Setup of build 72:
## cpu
module cpu 
	(output wire [7:0] address,
	 output wire [7:0] to_memory,
	 output wire write,
	 input wire [7:0] from_memory, 
     input wire clk, reset);
        wire IR_Load;
    wire MAR_Load;
    wire PC_Load;
    wire PC_Inc;
    wire A_Load;
    wire B_Load;
    wire CCR_Load;
    wire[2:0] ALU_Sel;
    wire[1:0] Bus1_Sel, Bus2_Sel;
    wire[7:0] IR;
    wire[3:0] CCR_Result;
	control_unit ctrl_un0 (
        .IR_Load(IR_Load),
        .MAR_Load(MAR_Load),
        .PC_Load(PC_Load),
        .PC_Inc(PC_Inc),
        .A_Load(A_Load),
        .B_Load(B_Load),
        .CCR_Load(CCR_Load),
        .ALU_Sel(ALU_Sel),
        .Bus1_Sel(Bus1_Sel),
        .Bus2_Sel(Bus2_Sel),
        .write(write),
        .IR(IR),
        .CCR_Result(CCR_Result),
        .Clk(clk),
        .Reset(reset)
	);
	data_path dt_pht0 (
		.address(address),
        .to_memory(to_memory),
        .IR_out(IR),
        .CCR_Result(CCR_Result),
        .from_memory(from_memory),
        .ALU_Sel(ALU_Sel),
        .Bus1_Sel(Bus1_Sel),
        .Bus2_Sel(Bus2_Sel),
        .IR_Load(IR_Load),
        .MAR_Load(MAR_Load),
        .PC_Load(PC_Load),
        .PC_Inc(PC_Inc),
        .A_Load(A_Load),
        .B_Load(B_Load),
        .CCR_Load(CCR_Load),
        .Clk(clk),
        .Reset(reset)
	);
endmodule
Size: ~27 I/O pins.
Settings: LEC_CHECK=0, CAP_MARGIN=20, CELL_PAD_IN_SITES_DETAIL_PLACEMENT=0, CORE_ASPECT_RATIO=0.5, CORE_MARGIN=2, CORE_UTILIZATION=45, CTS_CLUSTER_DIAMETER=339, CTS_CLUSTER_SIZE=10, MIN_ROUTING_LAYER=met1, PLACE_DENSITY=0.41, SLEW_MARGIN=20, TNS_END_PERCENT=15; clock period 8.14 ns.
run.sh (not shown) runs the stock make flow with config.mk's settings and CLKGATE_MAP_FILE=.
Build 72: no failed stages, no open violations at the end
The inputs of build 22 differ from those of build 72 as listed below.
- changing PLACE_DENSITY from 0.41 to 0.35
- changing CORE_UTILIZATION from 45 to 72
- removing TNS_END_PERCENT (formerly 15)
- removing CTS_CLUSTER_SIZE (formerly 10)
- setting SETUP_SLACK_MARGIN to -0.28 for the first time
- changing CORE_ASPECT_RATIO from 0.5 to 0.85
- changing the clock period (ns, I/O delays scaled along) from 8.14 to 4.47
## What came out
On insertion delay of the later-clocked pin in the worst-skew pair, build 22 and build 72 are neck and neck.
Worst slack on hold paths ends up higher on build 22.
In terms of clock skew, build 72 and build 22 differ only marginally.
From build 72 to build 22 the numbers moved as follows: data arrival time of the critical path shrank by 580 ps; cell area shrank by about 1.3%; die size shrank by about 37%.
Inputs modified between build 22 and build 42:
- swapping 0.85 for 1.14 in CORE_ASPECT_RATIO
- putting CTS_CLUSTER_SIZE at 77 where nothing was set
- swapping 72 for 71 in CORE_UTILIZATION
- swapping 339 for 250 in CTS_CLUSTER_DIAMETER
- swapping 4.47 for 3.27 in the clock period (ns, I/O delays scaled along)
### Flow results
Build 22 → build 42: number of cells upsized or downsized after cts rose by 1; final count of negative-setup-slack endpoints +8.
Of build 22 and build 42, only build 22 finishes the flow clean.
Modified inputs, build 36 compared to build 42
- removing CORE_ASPECT_RATIO (formerly 1.14)
- removing SETUP_SLACK_MARGIN (formerly -0.28)
- removing CELL_PAD_IN_SITES_DETAIL_PLACEMENT (formerly 0)
- removing MIN_ROUTING_LAYER (formerly met1)
- removing CTS_CLUSTER_SIZE (formerly 77)
- removing PLACE_DENSITY (formerly 0.35)
- removing CTS_CLUSTER_DIAMETER (formerly 250)
- changing CORE_UTILIZATION from 71 to 64
- changing the clock period (ns, I/O delays scaled along) from 3.27 to 4.03
[summary]
- Measured against build 42, the largest net degree at the start of global routing of build 36 comes out at 1.3 times the reference value.
- Build 36 against build 42: number of well-tap cells placed went up by 15; post-synthesis share of cell area spent on and, or, nand and nor gates stayed essentially flat; clock-pin slew on the worst setup and hold paths was more or less identical.
- [flow] build 42 | stages: complete | final checks: fail | reason: negative setup slack
- Build 36 closes out successfully: all stages finished, all timing, DRC and antenna checks passed.
- Going from build 42 to build 36, register cell area after layout level.
- Build 36 ends up with a summed area of non-filler cells in the final layout that is about 3% lower than in build 42.

========
build 68:
cpu again, from the RTL that the note above started with.
export LEC_CHECK = 0
export ABC_AREA = 1
export CAP_MARGIN = 20
export CELL_PAD_IN_SITES_DETAIL_PLACEMENT = 0
export CORE_ASPECT_RATIO = 0.83
export CORE_MARGIN = 2
export CORE_UTILIZATION = 72
export CTS_CLUSTER_DIAMETER = 339
export CTS_CLUSTER_SIZE = 15
export MIN_ROUTING_LAYER = met1
export PLACE_DENSITY = 0.35
export SETUP_SLACK_MARGIN = 0.76
export SLEW_MARGIN = 20
create_clock -name core_clock -period 3.09 [get_ports {clk}]
Flow for build 68 halted at 5_1_grt, error code GRT-0232.
### build 68 -> build 30
Settings: removing MIN_ROUTING_LAYER (formerly met1); removing CTS_CLUSTER_DIAMETER (formerly 339); removing PLACE_DENSITY (formerly 0.35); removing CORE_ASPECT_RATIO (formerly 0.83); setting PLACE_DENSITY_LB_ADDON to 0.08 for the first time; removing CTS_CLUSTER_SIZE (formerly 15); removing CELL_PAD_IN_SITES_DETAIL_PLACEMENT (formerly 0); removing SETUP_SLACK_MARGIN (formerly 0.76); changing the clock period (ns, I/O delays scaled along) from 3.09 to 3.1.
Results
Build 30 finished all stages; the layout is clean.
Compared with build 68, in build 30 post-CTS setup repair buffer count dropped 41; die extent in x dropped 8.6%; number of instances in the placed design dropped about 0.65%; instance area at placement barely changed.
Input-level comparison between build 77 and build 30:
Settings: swapping 72 for 70 in CORE_UTILIZATION; clearing ABC_AREA, which used to be 1; putting CTS_CLUSTER_SIZE at 14 where nothing was set; clearing PLACE_DENSITY_LB_ADDON, which used to be 0.08; swapping 3.1 for 2.78 in the clock period (ns, I/O delays scaled along).
Findings:
The flow ended early for build 77: it failed with a tool error in 5_1_grt.
Build 77 ended with less sequential fraction of the synthesis area than build 30.
Die area was lower in build 30 than in build 77.
Against build 30, post-synthesis cell count in build 77 fell by more than 10%.
> inputs changed (build 77 -> build 10)
Settings: CTS_CLUSTER_SIZE removed (was 14); CORE_UTILIZATION changed from 70 to 40; the clock period (ns, I/O delays scaled along) changed from 2.78 to 8.0.
==> comparison <==
- Per the final summary, build 10 finished and its layout is clean on timing, DRC and antenna.
- Post-place instance area, build 10 and build 77: smaller value in build 10
- Taking build 77 as the reference, in build 10 Yosys chip area essentially unchanged; placement row count +about 32%; setup fix buffers added after clock tree synthesis has decreased; chip area higher; cell count after synthesis has remained practically unchanged.
- Build 10 against build 77: total core area has increased; synthesized area has remained practically unchanged; final weighted congestion of routability-driven global placement has decreased; multiplexer fraction of the synthesized cell area has remained practically unchanged.

========
cpu again, from the RTL that the note above started with.
Design cpu, start of the top module:
module cpu 
	(output wire [7:0] address,
	 output wire [7:0] to_memory,
	 output wire write,
	 input wire [7:0] from_memory, 
     input wire clk, reset);
export LEC_CHECK = 0
export ABC_AREA = 1
export CAP_MARGIN = 20
export CORE_ASPECT_RATIO = 0.92
export CORE_MARGIN = 2
export CORE_UTILIZATION = 72
export CTS_CLUSTER_SIZE = 15
export PLACE_DENSITY = 0.65
export SETUP_SLACK_MARGIN = 0.26
export SLEW_MARGIN = 20
create_clock -name core_clock -period 3.06 [get_ports {clk}]
The starting point finished with negative setup slack left.
Then changed:
- ABC_AREA: 1 -> default
- CORE_ASPECT_RATIO: 0.92 -> default
- CORE_UTILIZATION: 72 -> 23
- CTS_CLUSTER_SIZE: 15 -> default
- PLACE_DENSITY: 0.65 -> default
- SETUP_SLACK_MARGIN: 0.26 -> default
- clock period: 3.06 -> 5.51 ns (I/O delays scaled with it)
Now the flow finished with timing, DRC and antenna clean; non-clock buffer count went down by 48; global-route usage decreases by 30 points; setup slack gets better by 0.94 ns; hold slack improves by 0.17 ns; final cell count rises by a few percent; routed wire length fell by a few percent; sequential share of layout area is about the same.
Then changed:
- CORE_UTILIZATION: 23 -> 72
- PLACE_DENSITY: default -> 0.65
- clock period: 5.51 -> 3.38 ns (I/O delays scaled with it)
This time the run completed, yet does not pass: negative setup slack.
Sequential share of layout area fell by 0.20 points.
Utilization rose by 58 points.
Wire length fell by 0.34%.
Final cell count fell by about 17%.
Non-clock buffer count rose by 40.
Worst hold slack got worse by 0.16 ns.
Synthesized cell count stays the same.
First-iteration DRC count rose by 25%.

========
cpu again, from the RTL that the note above started with.
clock: 8.14 ns
lec_check: 0
cap_margin: 20
cell_pad_in_sites_detail_placement: 0
core_aspect_ratio: 0.5
core_margin: 2
core_utilization: 67
cts_cluster_diameter: 339
cts_cluster_size: 93
min_routing_layer: met1
place_density: 0.41
setup_slack_margin: 1.9
slew_margin: 20
tns_end_percent: 15
The first run ran to the end with no violations.
Change:
==> flow/config.mk (replaced) <==
export PLATFORM = sky130hd
export DESIGN_NAME = cpu
export DESIGN_NICKNAME = cpu
export VERILOG_FILES = /design/flow/design.v
export SDC_FILE = /design/flow/constraint.sdc
export NUM_CORES = 4
export LEC_CHECK = 0
export CAP_MARGIN = 20
export CELL_PAD_IN_SITES_DETAIL_PLACEMENT = 0
export CORE_ASPECT_RATIO = 1.14
export CORE_MARGIN = 2
export CORE_UTILIZATION = 71
export CTS_CLUSTER_DIAMETER = 339
export MIN_ROUTING_LAYER = met1
export PLACE_DENSITY_LB_ADDON = 0.05
export SLEW_MARGIN = 20
==> flow/constraint.sdc (replaced) <==
create_clock -name core_clock -period 4.73 [get_ports {clk}]
set_input_delay 0.9460 -clock core_clock [delete_from_list [all_inputs] [get_ports {clk}]]
set_output_delay 0.9460 -clock core_clock [all_outputs]
set_load 0.01 [all_outputs]
The changed run went through all stages and came out clean.
Setup slack is worse by 2500 ps.
Clock-buffer cell count stays the same.
Final cell count decreases by 0.33%.
Clock skew rose by 10 ps.

========
Starting RTL as in the previous note.
==> flow/design.v (excerpt) <==
module cpu 
	(output wire [7:0] address,
	 output wire [7:0] to_memory,
	 output wire write,
	 input wire [7:0] from_memory, 
     input wire clk, reset);
==> flow/config.mk <==
export PLATFORM = sky130hd
export DESIGN_NAME = cpu
export DESIGN_NICKNAME = cpu
export VERILOG_FILES = /design/flow/design.v
export SDC_FILE = /design/flow/constraint.sdc
export NUM_CORES = 4
export LEC_CHECK = 0
export ABC_AREA = 0
export CAP_MARGIN = 30
export CELL_PAD_IN_SITES_DETAIL_PLACEMENT = 1
export CELL_PAD_IN_SITES_GLOBAL_PLACEMENT = 0
export CORE_ASPECT_RATIO = 0.98
export CORE_MARGIN = 2
export CORE_UTILIZATION = 34
export CTS_CLUSTER_DIAMETER = 368
export PLACE_DENSITY = 0.37
export SETUP_SLACK_MARGIN = 0.91
export SLEW_MARGIN = 20
export TNS_END_PERCENT = 70
==> flow/constraint.sdc <==
create_clock -name core_clock -period 8.85 [get_ports {clk}]
set_input_delay 1.7700 -clock core_clock [delete_from_list [all_inputs] [get_ports {clk}]]
set_output_delay 1.7700 -clock core_clock [all_outputs]
set_load 0.01 [all_outputs]
The baseline ran to the end with no violations.
Then changed:
==> flow/config.mk (replaced) <==
export PLATFORM = sky130hd
export DESIGN_NAME = cpu
export DESIGN_NICKNAME = cpu
export VERILOG_FILES = /design/flow/design.v
export SDC_FILE = /design/flow/constraint.sdc
export NUM_CORES = 4
export LEC_CHECK = 0
export CAP_MARGIN = 20
export CORE_MARGIN = 2
export CORE_UTILIZATION = 35
export SLEW_MARGIN = 20
==> flow/constraint.sdc (replaced) <==
create_clock -name core_clock -period 9.95 [get_ports {clk}]
set_input_delay 1.9900 -clock core_clock [delete_from_list [all_inputs] [get_ports {clk}]]
set_output_delay 1.9900 -clock core_clock [all_outputs]
set_load 0.01 [all_outputs]
Result: Wire length went down by 18%. Flip-flop count stays the same. Worst setup slack improved by 790 ps. Core utilization increases by 0.93 points. Die size goes down by 2.8%. Register-to-register slack is better by 1100 ps.

========
Starting RTL as in the previous note.
==> flow/design.v (excerpt) <==
module cpu 
	(output wire [7:0] address,
	 output wire [7:0] to_memory,
	 output wire write,
	 input wire [7:0] from_memory, 
     input wire clk, reset);
Settings: LEC_CHECK=0, ABC_AREA=1, CAP_MARGIN=20, CELL_PAD_IN_SITES_DETAIL_PLACEMENT=1, CORE_MARGIN=2, CORE_UTILIZATION=53, CTS_CLUSTER_DIAMETER=113, CTS_CLUSTER_SIZE=72, GPL_TIMING_DRIVEN=0, HOLD_SLACK_MARGIN=0.2, MIN_ROUTING_LAYER=met1, PLACE_DENSITY_LB_ADDON=0.06, SETUP_SLACK_MARGIN=0.01, SLEW_MARGIN=20; clock period 6.65 ns.
The first run completed with no timing, DRC or antenna violations.
==> next run, changes <==
- CELL_PAD_IN_SITES_DETAIL_PLACEMENT: 1 -> not set
- CORE_UTILIZATION: 53 -> 62
- CTS_CLUSTER_DIAMETER: 113 -> not set
- CTS_CLUSTER_SIZE: 72 -> 94
- GPL_TIMING_DRIVEN: 0 -> not set
- HOLD_SLACK_MARGIN: 0.2 -> not set
- MIN_ROUTING_LAYER: met1 -> not set
- PLACE_DENSITY_LB_ADDON: 0.06 -> not set
- SETUP_SLACK_MARGIN: 0.01 -> not set
- clock period: 6.65 -> 7.19 ns (I/O delays scaled with it)
After rerunning: The changed run produced a clean layout; design area fell slightly; via count decreases by a few percent; die area went down by about a fifth.
==> next run, changes <==
- ABC_AREA: 1 -> not set
- CORE_UTILIZATION: 62 -> 68
- CTS_CLUSTER_SIZE: 94 -> 37
- clock period: 7.19 -> 2.78 ns (I/O delays scaled with it)
Outcome:
- This time the run stopped in global routing (5_1_grt), error GRT-0116
- die size shrinks by 4.6%
- synthesized area grows by 4.4%
- synthesized cell count shrinks by 13%

========
cpu again, from the RTL that the note above started with.
// cpu
module cpu 
	(output wire [7:0] address,
	 output wire [7:0] to_memory,
	 output wire write,
	 input wire [7:0] from_memory, 
     input wire clk, reset);
clock: 8.0 ns
lec_check: 0
cap_margin: 20
core_aspect_ratio: 0.5
core_margin: 2
core_utilization: 67
cts_cluster_diameter: 339
cts_cluster_size: 10
place_density: 0.39
setup_slack_margin: 1.81
slew_margin: 15
tns_end_percent: 5
Change:
- CORE_ASPECT_RATIO: 0.5 -> unset
- CORE_UTILIZATION: 67 -> 47
- CTS_CLUSTER_SIZE: 10 -> 98
- PLACE_DENSITY: 0.39 -> 0.43
- SETUP_SLACK_MARGIN: 1.81 -> unset
- TNS_END_PERCENT: 5 -> 10
The changed run completed with no timing, DRC or antenna violations. Synthesized area is unchanged. Via count is lower by 5.0%. Clock-buffer cell count is higher by 1. Die area is higher by about 40%. Final area is higher by 0.57%. Worst setup slack gains 0.017 ns. First-iteration DRC count is lower by 27%.
Change:
- CAP_MARGIN: 20 -> 30
- CORE_UTILIZATION: 47 -> 56
- CTS_CLUSTER_DIAMETER: 339 -> unset
- CTS_CLUSTER_SIZE: 98 -> unset
- PLACE_DENSITY: 0.43 -> unset
- SLEW_MARGIN: 15 -> 20
- TNS_END_PERCENT: 10 -> unset
=> Setup slack gets worse by 0.084 ns; sequential share of layout area came out higher by 0.33 points; clock skew is higher by 0.0039 ns; cell area came out lower by 1.7%; global-route usage climbs by 5.3 points; via count rose by 2.0%; fmax went down by 1.5%; routed wire length decreases by 3.9%.
Change:
- CAP_MARGIN: 30 -> 20
- CORE_UTILIZATION: 56 -> 47
- CTS_CLUSTER_DIAMETER: unset -> 339
- CTS_CLUSTER_SIZE: unset -> 17
- PLACE_DENSITY: unset -> 0.39
- SLEW_MARGIN: 20 -> 15
- TNS_END_PERCENT: unset -> 15
Effect:
- The new run finished with timing, DRC and antenna clean
- non-clock buffer count stays the same
- setup slack improved by 0.084 ns
- worst hold slack got worse by 0.0090 ns
- global-route usage falls by 5.3 points
- routed wire length rises by 4.1%
- cell area rises by 1.7%
- die size rises by 18%
- first-iteration DRC count falls by 4.2%
- synthesized area is unchanged
- cell count rises by 3.4%
Change:
- ABC_AREA: unset -> 1
- CAP_MARGIN: 20 -> 30
- CELL_PAD_IN_SITES_GLOBAL_PLACEMENT: unset -> 1
- CORE_ASPECT_RATIO: unset -> 0.61
- CORE_UTILIZATION: 47 -> 45
- CTS_CLUSTER_DIAMETER: 339 -> 221
- CTS_CLUSTER_SIZE: 17 -> 11
- GPL_ROUTABILITY_DRIVEN: unset -> 0
- MIN_ROUTING_LAYER: unset -> met2
- PLACE_DENSITY: 0.39 -> unset
- SETUP_SLACK_MARGIN: unset -> 1.0
- SLEW_MARGIN: 15 -> 20
- TNS_END_PERCENT: 15 -> unset
This time the run did not get past global routing (5_1_grt) on GRT-0116.
Die size stays flat.
Synthesized area came out lower by 4.2%.
Synthesized cell count came out higher by 16%.
Change:
- ABC_AREA: 1 -> unset
- CAP_MARGIN: 30 -> 20
- CELL_PAD_IN_SITES_GLOBAL_PLACEMENT: 1 -> unset
- CORE_ASPECT_RATIO: 0.61 -> unset
- CORE_UTILIZATION: 45 -> 67
- CTS_CLUSTER_DIAMETER: 221 -> 339
- CTS_CLUSTER_SIZE: 11 -> 10
- GPL_ROUTABILITY_DRIVEN: 0 -> unset
- MIN_ROUTING_LAYER: met2 -> unset
- PLACE_DENSITY: unset -> 0.39
- SETUP_SLACK_MARGIN: 1.0 -> unset
- SLEW_MARGIN: 20 -> 15
- TNS_END_PERCENT: unset -> 5
This time the run produced a clean layout.
Die size drops by a quarter to a third.
Synthesized cell count came out lower by roughly a tenth.
Area after synthesis climbs by a few percent.
